## iir_variable_filter
module iir_variable_filter
#(
    parameter DATA_IN_WIDTH  = 16,
    parameter DATA_OUT_WIDTH = 32,
    parameter TAP_WIDTH      = 16,
    parameter FF_TAP_COUNT   = 4,
    parameter FB_TAP_COUNT   = 3,
    parameter NUM_LP_FILTERS = 20
)
(
    input  wire                               clk,
    input  wire                               reset_n,
    input  wire        [8:0]                  filter_index,
    input  wire signed [DATA_IN_WIDTH-1:0]    data_in,
    output wire signed [DATA_OUT_WIDTH-1:0]   data_out
);
Size: about 8600 cells after synthesis, ~120 flip-flops, roughly 59 I/O pins, ~0.074 mm2 of cells after synthesis.
==> flow/config.mk <==
export PLATFORM = sky130hd
export DESIGN_NAME = iir_variable_filter
export DESIGN_NICKNAME = iir_variable_filter
export VERILOG_FILES = /design/flow/design.v
export SDC_FILE = /design/flow/constraint.sdc
export NUM_CORES = 4
export LEC_CHECK = 0
export ABC_AREA = 1
export CAP_MARGIN = 5
export CORE_ASPECT_RATIO = 0.7
export CORE_MARGIN = 2
export CORE_UTILIZATION = 72
export CTS_CLUSTER_DIAMETER = 227
export HOLD_SLACK_MARGIN = -0.09
export PLACE_DENSITY = 0.37
export SETUP_SLACK_MARGIN = 2.48
export SLEW_MARGIN = 20
==> flow/constraint.sdc <==
create_clock -name core_clock -period 9.66 [get_ports {clk}]
set_input_delay 1.9320 -clock core_clock [delete_from_list [all_inputs] [get_ports {clk}]]
set_output_delay 1.9320 -clock core_clock [all_outputs]
set_load 0.01 [all_outputs]
run.sh (not shown) runs the stock make flow with config.mk's settings and CLKGATE_MAP_FILE=.
The starting point finished with setup timing left.
Then changed:
- CORE_ASPECT_RATIO: 0.7 -> not set
- PLACE_DENSITY: 0.37 -> not set
Outcome: The changed run finished but failed the layout checks on setup timing. First-iteration DRC count drops by a few percent. Clock-buffer cell count drops by 1. Wire length climbs slightly. Global-route usage climbs by 0.97 points. Cell count hardly moves. Maximum frequency hardly moves. Final area is about the same.
Then changed:
- ABC_AREA: 1 -> not set
- CAP_MARGIN: 5 -> 20
- CTS_CLUSTER_DIAMETER: 227 -> not set
- HOLD_SLACK_MARGIN: -0.09 -> not set
- SETUP_SLACK_MARGIN: 2.48 -> -0.9
The changed run completed, yet does not pass: setup timing.
Clock skew increases by 0.0072 ns.
Sequential share of layout area is about the same.
Global-route usage decreases by 8.2 points.
Design area hardly moves.
Flip-flop count is unchanged.
Cell count decreases by 6.7%.
Then changed:
- CORE_UTILIZATION: 72 -> 9
- SETUP_SLACK_MARGIN: -0.9 -> not set
- clock period: 9.66 -> 16.0 ns (I/O delays scaled with it)
This time the run went through all stages and came out clean.
Global-route usage is lower by 44 points.
Wire length came out lower by about 3.4%.
Via count came out lower by 9.9%.
Worst setup slack improved by 3.6 ns.
Hold slack is worse by 0.22 ns.
Cell count increases by about 90%.
Final area rose by about 7%.
Sequential cell count is unchanged.
Non-clock buffer count went down by 619.
Critical path depth rose by 3.

---

iir_variable_filter again, from the RTL that the note above started with.
clock: 11.8 ns
lec_check: 0
abc_area: 0
cap_margin: 20
cell_pad_in_sites_global_placement: 3
core_aspect_ratio: 1.45
core_margin: 2
core_utilization: 40
cts_cluster_size: 16
gpl_routability_driven: 0
gpl_timing_driven: 0
max_routing_layer: met4
min_routing_layer: met1
setup_slack_margin: -0.2
slew_margin: 10
The starting point finished but fails on negative setup slack.
Next try:
==> flow/config.mk (replaced) <==
export PLATFORM = sky130hd
export DESIGN_NAME = iir_variable_filter
export DESIGN_NICKNAME = iir_variable_filter
export VERILOG_FILES = /design/flow/design.v
export SDC_FILE = /design/flow/constraint.sdc
export NUM_CORES = 4
export LEC_CHECK = 0
export CAP_MARGIN = 20
export CORE_MARGIN = 2
export CORE_UTILIZATION = 40
export SLEW_MARGIN = 20
==> flow/constraint.sdc (replaced) <==
create_clock -name core_clock -period 14.7 [get_ports {clk}]
set_input_delay 2.9400 -clock core_clock [delete_from_list [all_inputs] [get_ports {clk}]]
set_output_delay 2.9400 -clock core_clock [all_outputs]
set_load 0.01 [all_outputs]
The changed run passed the timing, DRC and antenna checks. Clock-buffer cell count went up by 1. Via count goes down slightly. Non-clock buffer count grows by 7. Routed wire length falls by a quarter to a third. Utilization came out lower by 0.37 points. Sequential cell count does not change. Critical path depth decreases by 2.
Next try:
--- a/flow/config.mk
+++ b/flow/config.mk
@@ -10 +10 @@
-export CORE_UTILIZATION = 40
+export CORE_UTILIZATION = 64
==> flow/constraint.sdc (replaced) <==
create_clock -name core_clock -period 4.77 [get_ports {clk}]
set_input_delay 0.9540 -clock core_clock [delete_from_list [all_inputs] [get_ports {clk}]]
set_output_delay 0.9540 -clock core_clock [all_outputs]
set_load 0.01 [all_outputs]
The changed run produced a layout that fails on negative setup slack.
Non-clock buffer count increases by 514.
Utilization grows by 31 points.
Worst hold slack is better by 0.050 ns.
Critical path depth went up by 4.
Clock skew hardly moves.
Wire length rises by 1.2%.
Count of clock-buffer cells in the layout went down by 3.
Worst setup slack got worse by 7.4 ns.
Next try:
--- a/flow/config.mk
+++ b/flow/config.mk
@@ -10 +10 @@
-export CORE_UTILIZATION = 64
+export CORE_UTILIZATION = 60
==> flow/constraint.sdc (replaced) <==
create_clock -name core_clock -period 14.7 [get_ports {clk}]
set_input_delay 2.9400 -clock core_clock [delete_from_list [all_inputs] [get_ports {clk}]]
set_output_delay 2.9400 -clock core_clock [all_outputs]
set_load 0.01 [all_outputs]
=> This time the run completed with no timing, DRC or antenna violations; setup slack gains 7.3 ns; cell area came out lower by 6.0%; die area came out higher by 6.6%; non-clock buffer count came out lower by 486; global-route usage came out lower by 3.9 points; critical path depth came out lower by 3; routed wire length came out lower by 3.5%; flip-flop count does not change.
Next try:
--- a/flow/config.mk
+++ b/flow/config.mk
@@ -10 +10 @@
-export CORE_UTILIZATION = 60
+export CORE_UTILIZATION = 65
==> flow/constraint.sdc (replaced) <==
create_clock -name core_clock -period 16.0 [get_ports {clk}]
set_input_delay 3.2000 -clock core_clock [delete_from_list [all_inputs] [get_ports {clk}]]
set_output_delay 3.2000 -clock core_clock [all_outputs]
set_load 0.01 [all_outputs]
After rerunning: Via count goes down by 1.9%; sequential share of layout area grows by 0.18 points; worst setup slack is better by 0.12 ns; utilization rose by 2.2 points; wire length drops by 4.3%.
